// fir_filter
module fir_filter
#(
    parameter NUM_ELEMENTS = 7
)
(
    input clk,
    input rst,
    input [ 7 : 0 ] weight_data,
    input [ 2 : 0 ] weight_idx,
    input weight_valid,
    output weight_ready,
    input [ 7 : 0 ] input_data,
    input input_valid,
    output input_ready,
    output [ 15 : 0 ] output_data,
    input output_ready,
    output output_valid
);
    assign weight_ready = 1;
    assign input_ready = 1;
    assign output_valid = 1;
    reg [7:0] weights [NUM_ELEMENTS-1:0];
    reg [7:0] values [NUM_ELEMENTS-1:0];
    integer i;
    always@(posedge clk)begin
        if (rst)begin
            for (i = 0; i< NUM_ELEMENTS; i = i+1)
                weights[i] = 0;
        end else if (weight_valid)
            weights[weight_idx] = weight_data;
        for (i = NUM_ELEMENTS-1; i> 0; i=i-1)begin
            values[i] <= rst?0:values[i-1];
        end
        values[0] <= rst?0:input_data;
    end
    wire [15:0] intermediate_sums [NUM_ELEMENTS-1:0];
    assign output_data = intermediate_sums[NUM_ELEMENTS-1];  
    generate
        genvar j;
        for (j = 0; j<NUM_ELEMENTS; j=j+1)begin:summation
            assign intermediate_sums[j] = (j?intermediate_sums[j-1]:0) + values[j]*weights[j];
        end
    endgenerate
endmodule
export LEC_CHECK = 0
export CAP_MARGIN = 20
export CELL_PAD_IN_SITES_GLOBAL_PLACEMENT = 2
export CORE_MARGIN = 2
export CORE_UTILIZATION = 40
export HOLD_SLACK_MARGIN = -0.01
export MAX_ROUTING_LAYER = met4
export SETUP_SLACK_MARGIN = 1.75
export SLEW_MARGIN = 20
export TNS_END_PERCENT = 40
create_clock -name core_clock -period 6.55 [get_ports {clk}]
run.sh (not shown) runs the stock make flow with config.mk's settings and CLKGATE_MAP_FILE=.
The first run finished with setup timing left.
Edit:
==> flow/config.mk (replaced) <==
export PLATFORM = sky130hd
export DESIGN_NAME = fir_filter
export DESIGN_NICKNAME = fir_filter
export VERILOG_FILES = /design/flow/design.v
export SDC_FILE = /design/flow/constraint.sdc
export NUM_CORES = 4
export LEC_CHECK = 0
export CAP_MARGIN = 20
export CORE_MARGIN = 2
export CORE_UTILIZATION = 72
export CTS_CLUSTER_DIAMETER = 40
export MAX_ROUTING_LAYER = met4
export SETUP_SLACK_MARGIN = -0.49
export SLEW_MARGIN = 20
==> flow/constraint.sdc (replaced) <==
create_clock -name core_clock -period 8.1 [get_ports {clk}]
set_input_delay 1.6200 -clock core_clock [delete_from_list [all_inputs] [get_ports {clk}]]
set_output_delay 1.6200 -clock core_clock [all_outputs]
set_load 0.01 [all_outputs]
After rerunning:
- The changed run ran to the end with violations: setup timing
- cell area goes down by 3.4%
- total power came out lower by 18%
- worst setup slack improved by 920 ps
- global-route usage is higher by 14 points
- count of clock-buffer cells in the layout went down by 2
Edit:
--- a/flow/config.mk
+++ b/flow/config.mk
@@ -6,9 +6,9 @@
 export NUM_CORES = 4
 export LEC_CHECK = 0
+export ABC_AREA = 1
 export CAP_MARGIN = 20
 export CORE_MARGIN = 2
 export CORE_UTILIZATION = 72
-export CTS_CLUSTER_DIAMETER = 40
-export MAX_ROUTING_LAYER = met4
-export SETUP_SLACK_MARGIN = -0.49
+export CTS_CLUSTER_DIAMETER = 400
+export CTS_CLUSTER_SIZE = 100
 export SLEW_MARGIN = 20
==> flow/constraint.sdc (replaced) <==
create_clock -name core_clock -period 7.34 [get_ports {clk}]
set_input_delay 1.4680 -clock core_clock [delete_from_list [all_inputs] [get_ports {clk}]]
set_output_delay 1.4680 -clock core_clock [all_outputs]
set_load 0.01 [all_outputs]
The changed run completed and failed the layout checks on setup timing.
Power is higher by about 35%.
Setup slack degrades by 8.5 ps.
Cell count climbs by 20%.
Sequential power increases by about 12%.
Register-to-register slack gets worse by 580 ps.
Edit:
--- a/flow/config.mk
+++ b/flow/config.mk
@@ -6,9 +6,7 @@
 export NUM_CORES = 4
 export LEC_CHECK = 0
-export ABC_AREA = 1
 export CAP_MARGIN = 20
 export CORE_MARGIN = 2
-export CORE_UTILIZATION = 72
-export CTS_CLUSTER_DIAMETER = 400
-export CTS_CLUSTER_SIZE = 100
+export CORE_UTILIZATION = 71
+export CTS_CLUSTER_DIAMETER = 221
 export SLEW_MARGIN = 20
==> flow/constraint.sdc (replaced) <==
create_clock -name core_clock -period 10.5 [get_ports {clk}]
set_input_delay 2.1000 -clock core_clock [delete_from_list [all_inputs] [get_ports {clk}]]
set_output_delay 2.1000 -clock core_clock [all_outputs]
set_load 0.01 [all_outputs]
Result:
- The new run ran to the end with no violations
- register-to-register slack gains 3300 ps
- critical path depth went down by 3
- setup slack improved by 1600 ps
- combinational power is lower by about 60%
- final cell count drops by 23%

---

fir_filter again, from the RTL that the note above started with.
export LEC_CHECK = 0
export ABC_AREA = 1
export CAP_MARGIN = 40
export CELL_PAD_IN_SITES_DETAIL_PLACEMENT = 2
export CELL_PAD_IN_SITES_GLOBAL_PLACEMENT = 3
export CORE_ASPECT_RATIO = 0.69
export CORE_MARGIN = 7
export CORE_UTILIZATION = 39
export CTS_CLUSTER_DIAMETER = 50
export CTS_CLUSTER_SIZE = 77
export GPL_ROUTABILITY_DRIVEN = 1
export GPL_TIMING_DRIVEN = 1
export HOLD_SLACK_MARGIN = 0.1
export MAX_ROUTING_LAYER = met4
export MIN_ROUTING_LAYER = met2
export PLACE_DENSITY_LB_ADDON = 0.01
export SETUP_SLACK_MARGIN = -1.32
export SLEW_MARGIN = 20
export TNS_END_PERCENT = 10
create_clock -name core_clock -period 20.3 [get_ports {clk}]
Edit:
==> flow/config.mk (replaced) <==
export PLATFORM = sky130hd
export DESIGN_NAME = fir_filter
export DESIGN_NICKNAME = fir_filter
export VERILOG_FILES = /design/flow/design.v
export SDC_FILE = /design/flow/constraint.sdc
export NUM_CORES = 4
export LEC_CHECK = 0
export CAP_MARGIN = 20
export CORE_MARGIN = 2
export CORE_UTILIZATION = 59
export SETUP_SLACK_MARGIN = 2.29
export SLEW_MARGIN = 20
==> flow/constraint.sdc (replaced) <==
create_clock -name core_clock -period 7.94 [get_ports {clk}]
set_input_delay 1.5880 -clock core_clock [delete_from_list [all_inputs] [get_ports {clk}]]
set_output_delay 1.5880 -clock core_clock [all_outputs]
set_load 0.01 [all_outputs]
What happened: Now the flow finished with setup timing left; global-route usage goes down by 5.6 points; area after synthesis fell by 5.7%; clock power came out higher by 130%; worst hold slack got worse by 0.038 ns; utilization went up by 29 points; routed wire length shrinks by 27%; cell area grows by 6.1%; die area came out lower by 42%; sequential power is higher by 130%.
Edit:
--- a/flow/config.mk
+++ b/flow/config.mk
@@ -10,2 +10,3 @@
-export CORE_UTILIZATION = 59
-export SETUP_SLACK_MARGIN = 2.29
+export CORE_UTILIZATION = 66
+export CTS_CLUSTER_DIAMETER = 258
+export CTS_CLUSTER_SIZE = 98
==> flow/constraint.sdc (replaced) <==
create_clock -name core_clock -period 13.0 [get_ports {clk}]
set_input_delay 2.6000 -clock core_clock [delete_from_list [all_inputs] [get_ports {clk}]]
set_output_delay 2.6000 -clock core_clock [all_outputs]
set_load 0.01 [all_outputs]
After rerunning:
- The changed run went through all stages and came out clean
- final cell count goes down by 9.9%
- sequential power goes down by 37%
- flip-flop count stays the same
- critical path depth is unchanged
- clock skew stays flat
- worst setup slack improves by 3.1 ns
Edit:
--- a/flow/config.mk
+++ b/flow/config.mk
@@ -8,0 +9 @@
+export CORE_ASPECT_RATIO = 0.56
@@ -10,3 +11,5 @@
-export CORE_UTILIZATION = 66
-export CTS_CLUSTER_DIAMETER = 258
-export CTS_CLUSTER_SIZE = 98
+export CORE_UTILIZATION = 22
+export GPL_TIMING_DRIVEN = 0
+export MIN_ROUTING_LAYER = met2
+export PLACE_DENSITY_LB_ADDON = 0.05
+export SETUP_SLACK_MARGIN = 3.51
Power rose by 30%.
Flip-flop count is unchanged.
Final cell count rises by 39%.
Design area grows by 12%.
Synthesized cell count does not change.
Die area rises to 2.9 times its value.
Critical path depth came out higher by 1.
Wire length climbs by 51%.
Via count came out higher by about 40%.

---

## branch indigo
Starting RTL as in the previous note.
// fir_filter
module fir_filter
#(
    parameter NUM_ELEMENTS = 7
)
(
    input clk,
    input rst,
    input [ 7 : 0 ] weight_data,
    input [ 2 : 0 ] weight_idx,
    input weight_valid,
    output weight_ready,
    input [ 7 : 0 ] input_data,
    input input_valid,
    output input_ready,
    output [ 15 : 0 ] output_data,
    input output_ready,
    output output_valid
);
    assign weight_ready = 1;
    assign input_ready = 1;
    assign output_valid = 1;
    reg [7:0] weights [NUM_ELEMENTS-1:0];
    reg [7:0] values [NUM_ELEMENTS-1:0];
    integer i;
    always@(posedge clk)begin
        if (rst)begin
            for (i = 0; i< NUM_ELEMENTS; i = i+1)
                weights[i] = 0;
        end else if (weight_valid)
            weights[weight_idx] = weight_data;
        for (i = NUM_ELEMENTS-1; i> 0; i=i-1)begin
            values[i] <= rst?0:values[i-1];
        end
        values[0] <= rst?0:input_data;
    end
    wire [15:0] intermediate_sums [NUM_ELEMENTS-1:0];
    assign output_data = intermediate_sums[NUM_ELEMENTS-1];  
    generate
        genvar j;
        for (j = 0; j<NUM_ELEMENTS; j=j+1)begin:summation
            assign intermediate_sums[j] = (j?intermediate_sums[j-1]:0) + values[j]*weights[j];
        end
    endgenerate
endmodule
export LEC_CHECK = 0
export CAP_MARGIN = 10
export CORE_MARGIN = 2
export CORE_UTILIZATION = 72
export CTS_CLUSTER_DIAMETER = 42
export CTS_CLUSTER_SIZE = 81
export HOLD_SLACK_MARGIN = -0.09
export MAX_ROUTING_LAYER = met4
export PLACE_DENSITY = 0.35
export SETUP_SLACK_MARGIN = 2.24
export SLEW_MARGIN = 20
export TNS_END_PERCENT = 5
create_clock -name core_clock -period 8.32 [get_ports {clk}]
In branch indigo the implementation ran to completion but is not tape-out ready, as the final checks report negative setup slack.
Input changes introduced in branch harbor (baseline for comparison: branch indigo):
Settings: changing CORE_UTILIZATION from 72 to 20; removing TNS_END_PERCENT (formerly 5); removing HOLD_SLACK_MARGIN (formerly -0.09); removing CTS_CLUSTER_SIZE (formerly 81); removing SETUP_SLACK_MARGIN (formerly 2.24); removing PLACE_DENSITY (formerly 0.35); changing CAP_MARGIN from 10 to 20; removing MAX_ROUTING_LAYER (formerly met4); removing CTS_CLUSTER_DIAMETER (formerly 42); changing the clock period (ns, I/O delays scaled along) from 8.32 to 11.4.
Results
Looking at uppermost signal routing layer after detailed routing, the met4 result is from branch indigo; the met5 one comes from branch harbor.
Comparing branch indigo against branch harbor, there is no change at all in number of clock sinks.
When branch harbor is measured against branch indigo, its largest fanout on the critical path turns out 5 higher.
In the metrics for branch harbor and branch indigo, the one carrying the higher met1 capacity usage during global routing is branch indigo.
branch harbor: power consumed by the clock network 32% below branch indigo
branch indigo → branch harbor: total of cells resized after clock tree synthesis shows a reduction of 88; total power consumption of the routed design lost about 35%; first-pass GRT wire length shows a reduction of about 0.5%.
Floorplan-stage core utilization in branch harbor vs branch indigo: down 54 points
Run comparison: branch indigo worst-path cell with the longest stage delay fa_1; branch harbor worst-path cell with the longest stage delay clkdlybuf4s50_1
Row non-clock buffer total of the final layout: branch harbor lower / branch indigo higher
Lower design area among branch harbor and branch indigo: branch harbor
Apart from branch indigo, each of branch harbor and branch indigo ends the flow with a layout that passes the timing, design-rule and antenna checks.
branch indigo had finished all stages when the layout checks came back failing, citing negative setup slack.

---

The RTL this note starts from:
==> flow/design.v <==
`timescale 1ns / 1ps
module fir_filter
#(
    parameter NUM_ELEMENTS = 7
)
(
    input clk,
    input rst,
    input [ 7 : 0 ] weight_data,
    input [ 2 : 0 ] weight_idx,
    input weight_valid,
    output weight_ready,
    input [ 7 : 0 ] input_data,
    input input_valid,
    output input_ready,
    output [ 15 : 0 ] output_data,
    input output_ready,
    output output_valid
);
    assign weight_ready = 1;
    assign input_ready = 1;
    assign output_valid = 1;
    reg [7:0] weights [NUM_ELEMENTS-1:0];
    reg [7:0] values [NUM_ELEMENTS-1:0];
    integer i;
    always@(posedge clk)begin
        if (rst)begin
            for (i = 0; i< NUM_ELEMENTS; i = i+1)
                weights[i] = 0;
        end else if (weight_valid)
            weights[weight_idx] = weight_data;
        for (i = NUM_ELEMENTS-1; i> 0; i=i-1)begin
            values[i] <= rst?0:values[i-1];
        end
        values[0] <= rst?0:input_data;
    end
    wire [15:0] intermediate_sums [NUM_ELEMENTS-1:0];
    assign output_data = intermediate_sums[NUM_ELEMENTS-1];  
    generate
        genvar j;
        for (j = 0; j<NUM_ELEMENTS; j=j+1)begin:summation
            assign intermediate_sums[j] = (j?intermediate_sums[j-1]:0) + values[j]*weights[j];
        end
    endgenerate
endmodule
clock: 6.32 ns
lec_check: 0
abc_area: 0
cap_margin: 0
core_aspect_ratio: 0.75
core_margin: 2
core_utilization: 72
cts_cluster_diameter: 244
cts_cluster_size: 13
hold_slack_margin: -0.04
place_density: 0.38
setup_slack_margin: 1.35
slew_margin: 20
tns_end_percent: 10
The first run produced a layout that fails on setup timing.
==> next run, changes <==
Settings changed: ABC_AREA 0 to not set, CAP_MARGIN 0 to 20, CORE_ASPECT_RATIO 0.75 to not set, CORE_UTILIZATION 72 to 64, CTS_CLUSTER_DIAMETER 244 to not set, CTS_CLUSTER_SIZE 13 to not set, HOLD_SLACK_MARGIN -0.04 to not set, PLACE_DENSITY 0.38 to not set, SETUP_SLACK_MARGIN 1.35 to not set, TNS_END_PERCENT 10 to 5.
Clock period 6.32 ns to 9.99 ns, I/O delays scaled along.
Effect: The new run finished with timing, DRC and antenna clean; routed wire length drops by 5.7%; final cell count drops by 3.7%; power drops by 44%; non-clock buffer count drops by 130; via count drops by 6.5%.

---

Starts from the design.v that is shown in full above.
clock: 20.3 ns
lec_check: 0
abc_area: 1
cap_margin: 5
cell_pad_in_sites_detail_placement: 2
cell_pad_in_sites_global_placement: 3
core_aspect_ratio: 0.69
core_margin: 7
core_utilization: 39
cts_cluster_diameter: 50
cts_cluster_size: 77
gpl_routability_driven: 1
gpl_timing_driven: 1
max_routing_layer: met4
min_routing_layer: met2
place_density_lb_addon: 0.13
setup_slack_margin: -1.32
slew_margin: 20
tns_end_percent: 10
Rerun with:
- CELL_PAD_IN_SITES_DETAIL_PLACEMENT: 2 -> unset
- CELL_PAD_IN_SITES_GLOBAL_PLACEMENT: 3 -> 1
- GPL_ROUTABILITY_DRIVEN: 1 -> 0
After rerunning: The changed run ran to the end with no violations. Hold slack got worse by 0.032 ns. Non-clock buffer count stays the same. Wire length came out lower by 16%. Cell area is about the same. Sequential power is about the same. Via count came out lower by 2.7%. Combinational power came out lower by 2.5%.
Rerun with:
- ABC_AREA: 1 -> unset
- CAP_MARGIN: 5 -> 40
- CORE_ASPECT_RATIO: 0.69 -> 1.41
- CORE_MARGIN: 7 -> 2
- CORE_UTILIZATION: 39 -> 27
- CTS_CLUSTER_DIAMETER: 50 -> 152
- CTS_CLUSTER_SIZE: 77 -> unset
- GPL_TIMING_DRIVEN: 1 -> unset
- PLACE_DENSITY_LB_ADDON: 0.13 -> unset
- SETUP_SLACK_MARGIN: -1.32 -> -0.58
- SLEW_MARGIN: 20 -> 0
- TNS_END_PERCENT: 10 -> 40
- clock period: 20.3 -> 9.91 ns (I/O delays scaled with it)
The new run ran to the end with violations: setup timing; synthesized area drops by 5.7%; clock skew is about the same; worst setup slack gets worse by 7.7 ns; register-to-register slack gets worse by 10 ns; final cell count drops by 4.7%; sequential share of layout area barely changes.
Rerun with:
- CAP_MARGIN: 40 -> 20
- CELL_PAD_IN_SITES_GLOBAL_PLACEMENT: 1 -> unset
- CORE_ASPECT_RATIO: 1.41 -> unset
- CORE_UTILIZATION: 27 -> 40
- CTS_CLUSTER_DIAMETER: 152 -> unset
- GPL_ROUTABILITY_DRIVEN: 0 -> unset
- MAX_ROUTING_LAYER: met4 -> unset
- MIN_ROUTING_LAYER: met2 -> unset
- SETUP_SLACK_MARGIN: -0.58 -> unset
- SLEW_MARGIN: 0 -> 20
- TNS_END_PERCENT: 40 -> unset
- clock period: 9.91 -> 11.4 ns (I/O delays scaled with it)
The new run ran to the end with no violations.
Design area falls by a few percent.
Wire length fell by about a fifth.
Via count shrinks by a quarter to a third.
Global-route usage fell by 4.8 points.
Total power decreases by about a fifth.
Sequential power went down by roughly a tenth.
Flip-flop count is unchanged.
Worst setup slack improves by 0.81 ns.
First-iteration DRC count drops by well over a third.
Rerun with:
- CORE_ASPECT_RATIO: unset -> 0.5
- CTS_CLUSTER_DIAMETER: unset -> 274
- CTS_CLUSTER_SIZE: unset -> 100
- clock period: 11.4 -> 13.0 ns (I/O delays scaled with it)
The new run passed the timing, design-rule and antenna checks.
Combinational power falls by about 10%.
Final cell count rises by 0.79%.
Worst hold slack got worse by 0.021 ns.
Rerun with:
- CORE_ASPECT_RATIO: 0.5 -> unset
- CTS_CLUSTER_DIAMETER: 274 -> 282
- CTS_CLUSTER_SIZE: 100 -> 98
- PLACE_DENSITY: unset -> 0.41
The new run finished clean; worst setup slack is worse by 0.065 ns; first-iteration DRC count rises by 6.8%; global-route usage rises by 3.1 points; clock-buffer cell count rises by 1; via count hardly moves; utilization falls by 0.67 points; clock power rises by about 6%.
Power is estimated from default activity; no workload was simulated.
